Design Calculator2_0, start of the top module:
module Calculator2_0(clk, rst, col, btn, btnres, fil, Sseg, anodos);
	input clk;
	input rst;
	input [3:0] col;
	input btn;
	input btnres;
	output [3:0] fil;
	output [6:0] Sseg;
	output [7:0] anodos;
	wire clk1kHz;
	wire clk20Hz;
	wire [3:0]tecla;
	wire [20:0] Ssegnum1;
	wire [20:0] Ssegnum2;
	wire [6:0] signo1;
	wire [6:0] operador;
	wire [9:0] num1;
	wire [9:0] num2;
	wire sig1;
	wire [1:0] oper;
	wire [19:0] resultado;
	wire [1:0] signo_resultado;
	wire [23:0] dres;
	wire [6:0] CSseg;
	divfreq div(clk, rst, clk1kHz);
	divfreq20 div20(clk, rst, clk20Hz);
	Barrido_filas barfil(clk, rst, clk20Hz, fil);
	Comparador_col comp(clk, rst, fil, col, tecla);
	Conversor print(tecla, CSseg);
	Barrido_displays bardisp(clk, rst, btn, btnres, CSseg, clk1kHz, dres, signo_resultado, Sseg, anodos, Ssegnum1, Ssegnum2, operador, signo1);
	Ssegtobin convsegtobin(clk, rst, Ssegnum1, Ssegnum2, signo1, operador, num1, num2, sig1, oper);
	Operacion op(num1, num2, sig1, oper, resultado, signo_resultado);
	Digitos_result digres(resultado, dres);
endmodule
make LEC_CHECK=0 ABC_AREA=1 CAP_MARGIN=10 CORE_ASPECT_RATIO=0.51 CORE_MARGIN=4 CORE_UTILIZATION=40 CTS_CLUSTER_DIAMETER=205 GPL_ROUTABILITY_DRIVEN=0 MAX_ROUTING_LAYER=met4 MIN_ROUTING_LAYER=met2 PLACE_DENSITY_LB_ADDON=0.04 SLEW_MARGIN=20 finish   # period 65.7 ns
run.sh (not shown) runs the stock make flow with config.mk's settings and CLKGATE_MAP_FILE=.
The starting point did not get past 5_1_grt with GRT-0116.
Edit:
- CAP_MARGIN: 10 -> 20
- CORE_UTILIZATION: 40 -> 46
- CTS_CLUSTER_DIAMETER: 205 -> 357
- GPL_TIMING_DRIVEN: default -> 1
- MAX_ROUTING_LAYER: met4 -> met5
- MIN_ROUTING_LAYER: met2 -> met1
- clock period: 65.7 -> 103.0 ns (I/O delays scaled with it)
What happened: The new run produced a clean layout; die area falls by about 13%; synthesized area does not change; synthesized cell count stays the same.
Edit:
- ABC_AREA: 1 -> default
- CORE_ASPECT_RATIO: 0.51 -> default
- CORE_MARGIN: 4 -> 2
- CORE_UTILIZATION: 46 -> 40
- CTS_CLUSTER_DIAMETER: 357 -> default
- GPL_ROUTABILITY_DRIVEN: 0 -> default
- GPL_TIMING_DRIVEN: 1 -> default
- MAX_ROUTING_LAYER: met5 -> default
- MIN_ROUTING_LAYER: met1 -> default
- PLACE_DENSITY_LB_ADDON: 0.04 -> default
- clock period: 103.0 -> 105.0 ns (I/O delays scaled with it)
Wire length goes down by 8.7%.
Setup slack loses 4000 ps.
Via count goes down by 6.0%.
Global-route usage goes down by 3.2 points.
Core utilization goes down by 4.5 points.
Register-to-register slack loses 4000 ps.
Final area goes down by 4.6%.
Edit:
- ABC_AREA: default -> 1
- CORE_UTILIZATION: 40 -> 64
- CTS_CLUSTER_DIAMETER: default -> 374
- CTS_CLUSTER_SIZE: default -> 96
- PLACE_DENSITY: default -> 0.43
- TNS_END_PERCENT: default -> 5
- clock period: 105.0 -> 53.7 ns (I/O delays scaled with it)
- Now the flow died in 5_1_grt on GRT-0116
- die area is lower by about 30%
- synthesized area went up by 9.3%
- synthesized cell count is higher by about 27%

========
Starting RTL as in the previous note.
Design Calculator2_0, start of the top module:
module Calculator2_0(clk, rst, col, btn, btnres, fil, Sseg, anodos);
Settings: LEC_CHECK=0, ABC_AREA=1, CAP_MARGIN=10, CORE_ASPECT_RATIO=0.62, CORE_MARGIN=2, CORE_UTILIZATION=72, CTS_CLUSTER_SIZE=72, GPL_ROUTABILITY_DRIVEN=1, HOLD_SLACK_MARGIN=0.3, MIN_ROUTING_LAYER=met1, PLACE_DENSITY_LB_ADDON=0.27, SETUP_SLACK_MARGIN=-2.0, SLEW_MARGIN=20, TNS_END_PERCENT=80; clock period 50.2 ns.
The first run aborted during clock tree synthesis, error DPL-0033.
Then changed:
==> flow/config.mk (replaced) <==
export PLATFORM = sky130hd
export DESIGN_NAME = Calculator2_0
export DESIGN_NICKNAME = Calculator2_0
export VERILOG_FILES = /design/flow/design.v
export SDC_FILE = /design/flow/constraint.sdc
export NUM_CORES = 4
export LEC_CHECK = 0
export CAP_MARGIN = 10
export CORE_ASPECT_RATIO = 1.37
export CORE_MARGIN = 2
export CORE_UTILIZATION = 60
export GPL_ROUTABILITY_DRIVEN = 1
export HOLD_SLACK_MARGIN = -0.07
export MIN_ROUTING_LAYER = met1
export PLACE_DENSITY_LB_ADDON = 0.01
export SLEW_MARGIN = 20
==> flow/constraint.sdc (replaced) <==
create_clock -name core_clock -period 102.0 [get_ports {clk}]
set_input_delay 20.4000 -clock core_clock [delete_from_list [all_inputs] [get_ports {clk}]]
set_output_delay 20.4000 -clock core_clock [all_outputs]
set_load 0.01 [all_outputs]
With this change the flow produced a clean layout. Area after synthesis went down by 8.5%. Synthesized cell count fell by 22%. Die size grows by 9.6%.
Then changed:
--- a/flow/config.mk
+++ b/flow/config.mk
@@ -7,0 +8 @@
+export ABC_AREA = 1
@@ -9 +10 @@
-export CORE_ASPECT_RATIO = 1.37
+export CORE_ASPECT_RATIO = 1.46
@@ -11 +12 @@
-export CORE_UTILIZATION = 60
+export CORE_UTILIZATION = 61
@@ -15 +15,0 @@
-export PLACE_DENSITY_LB_ADDON = 0.01
@@ -16,0 +17 @@
+export TNS_END_PERCENT = 5
==> flow/constraint.sdc (replaced) <==
create_clock -name core_clock -period 64.3 [get_ports {clk}]
set_input_delay 12.8600 -clock core_clock [delete_from_list [all_inputs] [get_ports {clk}]]
set_output_delay 12.8600 -clock core_clock [all_outputs]
set_load 0.01 [all_outputs]
After rerunning: The changed run aborted during global routing; area after synthesis came out higher by roughly a tenth; die area came out higher by a little under a tenth; synthesized cell count came out higher by a quarter to a third.
Then changed:
--- a/flow/config.mk
+++ b/flow/config.mk
@@ -8 +7,0 @@
-export ABC_AREA = 1
@@ -10 +9 @@
-export CORE_ASPECT_RATIO = 1.46
+export CORE_ASPECT_RATIO = 0.62
@@ -12 +11 @@
-export CORE_UTILIZATION = 61
+export CORE_UTILIZATION = 41
@@ -15,0 +15 @@
+export PLACE_DENSITY_LB_ADDON = 0.01
@@ -17 +16,0 @@
-export TNS_END_PERCENT = 5
==> flow/constraint.sdc (replaced) <==
create_clock -name core_clock -period 115.0 [get_ports {clk}]
set_input_delay 23.0000 -clock core_clock [delete_from_list [all_inputs] [get_ports {clk}]]
set_output_delay 23.0000 -clock core_clock [all_outputs]
set_load 0.01 [all_outputs]
Effect:
- The new run ran to the end with no violations
- die area climbs by a quarter to a third
- area after synthesis drops by a little under a tenth
- synthesized cell count drops by about a fifth
Then changed:
--- a/flow/config.mk
+++ b/flow/config.mk
@@ -11 +11 @@
-export CORE_UTILIZATION = 41
+export CORE_UTILIZATION = 66
@@ -13,0 +14 @@
+export MAX_ROUTING_LAYER = met4
@@ -15 +15,0 @@
-export PLACE_DENSITY_LB_ADDON = 0.01
==> flow/constraint.sdc (replaced) <==
create_clock -name core_clock -period 93.7 [get_ports {clk}]
set_input_delay 18.7400 -clock core_clock [delete_from_list [all_inputs] [get_ports {clk}]]
set_output_delay 18.7400 -clock core_clock [all_outputs]
set_load 0.01 [all_outputs]
The new run died in global routing on GRT-0232.
Area after synthesis is unchanged.
Die size went down by about 38%.
Synthesized cell count stays the same.

========
== wip/raven ==
Calculator2_0 again, from the RTL that the note above started with.
Settings: LEC_CHECK=0, CAP_MARGIN=15, CELL_PAD_IN_SITES_GLOBAL_PLACEMENT=3, CORE_ASPECT_RATIO=0.62, CORE_MARGIN=6, CORE_UTILIZATION=41, GPL_ROUTABILITY_DRIVEN=1, MAX_ROUTING_LAYER=met4, MIN_ROUTING_LAYER=met1, PLACE_DENSITY_LB_ADDON=0.01, SETUP_SLACK_MARGIN=5.0, SLEW_MARGIN=5, TNS_END_PERCENT=95; clock period 115.0 ns.
Input-level comparison between wip/fjord and wip/raven:
Settings: swapping met4 for met5 in MAX_ROUTING_LAYER; swapping 5 for 20 in SLEW_MARGIN; clearing PLACE_DENSITY_LB_ADDON, which used to be 0.01; putting ABC_AREA at 1 where nothing was set; putting PLACE_DENSITY at 0.37 where nothing was set; swapping met1 for met2 in MIN_ROUTING_LAYER; swapping 5.0 for -2.0 in SETUP_SLACK_MARGIN.
==> results <==
On wip/fjord: area reported by Yosys stat is about 9% higher than what wip/raven gave.
Compared with wip/raven, wip/fjord degrades placeable core area.
wip/fjord failed in global placement without I/O (3_1_place_gp_skip_io) with GPL-0301.
Lower adder-cell share of the synthesized area among wip/raven and wip/fjord: wip/fjord
In wip/fjord the synthesized cell count turned out 2109 higher than in wip/raven.

========
## run A
Starting RTL as in the previous note.
clock: 115.0 ns
lec_check: 0
cap_margin: 35
core_aspect_ratio: 1.51
core_margin: 8
core_utilization: 63
gpl_routability_driven: 1
hold_slack_margin: -0.07
min_routing_layer: met1
slew_margin: 10
For run B, these inputs were changed with respect to run A:
Settings: a deleted HOLD_SLACK_MARGIN that had been -0.07; a deleted GPL_ROUTABILITY_DRIVEN that had been 1; a deleted CORE_ASPECT_RATIO that had been 1.51; a change of CAP_MARGIN from 35 to 20; a change of CORE_UTILIZATION from 63 to 40; a deleted MIN_ROUTING_LAYER that had been met1; a change of CORE_MARGIN from 8 to 2; a change of SLEW_MARGIN from 10 to 20; a change of the clock period (ns, I/O delays scaled along) from 115.0 to 110.0.
==> results <==
- [run B vs run A] number of antenna repair diodes: lower in run B
- Of the two values seen for cell with the biggest individual delay on the critical path, sky130_fd_sc_hd__or4_1 was produced by run B and sky130_fd_sc_hd__or4_4 by run A.
- Final cell area: run B above run A
- Comparing run B and run A, number of well taps is higher on run B.
Inputs modified between run B and run C:
Settings: MAX_ROUTING_LAYER newly set to met4; CORE_ASPECT_RATIO newly set to 0.53; CAP_MARGIN changed from 20 to 40; CORE_UTILIZATION changed from 40 to 67; the clock period (ns, I/O delays scaled along) changed from 110.0 to 89.1.
--- outcome ---
- Summary: total core area, run C better than run B
- What ended run C was a tool error in 5_1_grt; the run never finished.
- Taking run B as the reference, in run C placed cell area increased by 9500 sq um relative to the old numbers, overall die area decreased by 40% relative to the old numbers, number of placement rows decreased by 61 relative to the old numbers.
- Height of the die sits lower in run C than in run B.
- Run C ends up with lower CTS buffer count than run B does.
Modified inputs, run D compared to run C
Settings: changing CAP_MARGIN from 40 to 15; changing CORE_UTILIZATION from 67 to 40; setting GPL_ROUTABILITY_DRIVEN to 0 for the first time; changing CORE_ASPECT_RATIO from 0.53 to 0.51; changing the clock period (ns, I/O delays scaled along) from 89.1 to 65.7.
[summary]
- Every stage of run D finished as expected; the final checks, on the other hand, flagged negative setup slack, which means the layout fails.
- Count of standard-cell rows up 21 in run D wrt run C
- Taking run C as the reference point, the die area of run D rises by 66%.
- Run D: placement-stage worst setup slack is 22.63 ns lower than what run C reported.
- The floorplan die width in run C is 0.76 times that in run D.
- Overall die height: run D > run C
- Compare run D and run C | number of post-CTS setup repair buffers higher: run D
- Run D vs run C: post-place instance area up by more than 10%
- Number of CTS-inserted buffers up 2 in run D wrt run C
- Run C -> run D: total placed cells including tap cells increased by more than 10%
Edits applied to the flow inputs when going from run D to run E:
Settings: clearing GPL_ROUTABILITY_DRIVEN, which used to be 0; clearing CORE_ASPECT_RATIO, which used to be 0.51; swapping 15 for 20 in CAP_MARGIN; clearing MAX_ROUTING_LAYER, which used to be met4; swapping 40 for 58 in CORE_UTILIZATION; swapping 65.7 for 58.3 in the clock period (ns, I/O delays scaled along).
Notes after the runs:
Every stage of run E finished as expected; the final checks, on the other hand, flagged max-capacitance violations, max-slew violations, negative setup slack, which means the layout fails.
Delta (run E minus run D): multi-input gate share of the layout cell area shows an increase of 1.6 points; hold slack went down; via count moved up; fraction of met2 tracks used by global routing now larger.
NOTE post-route cell area run D->run E decreased by a few percent
Diff run D -> run E | detailed-route wire length per cell | increase of 18%
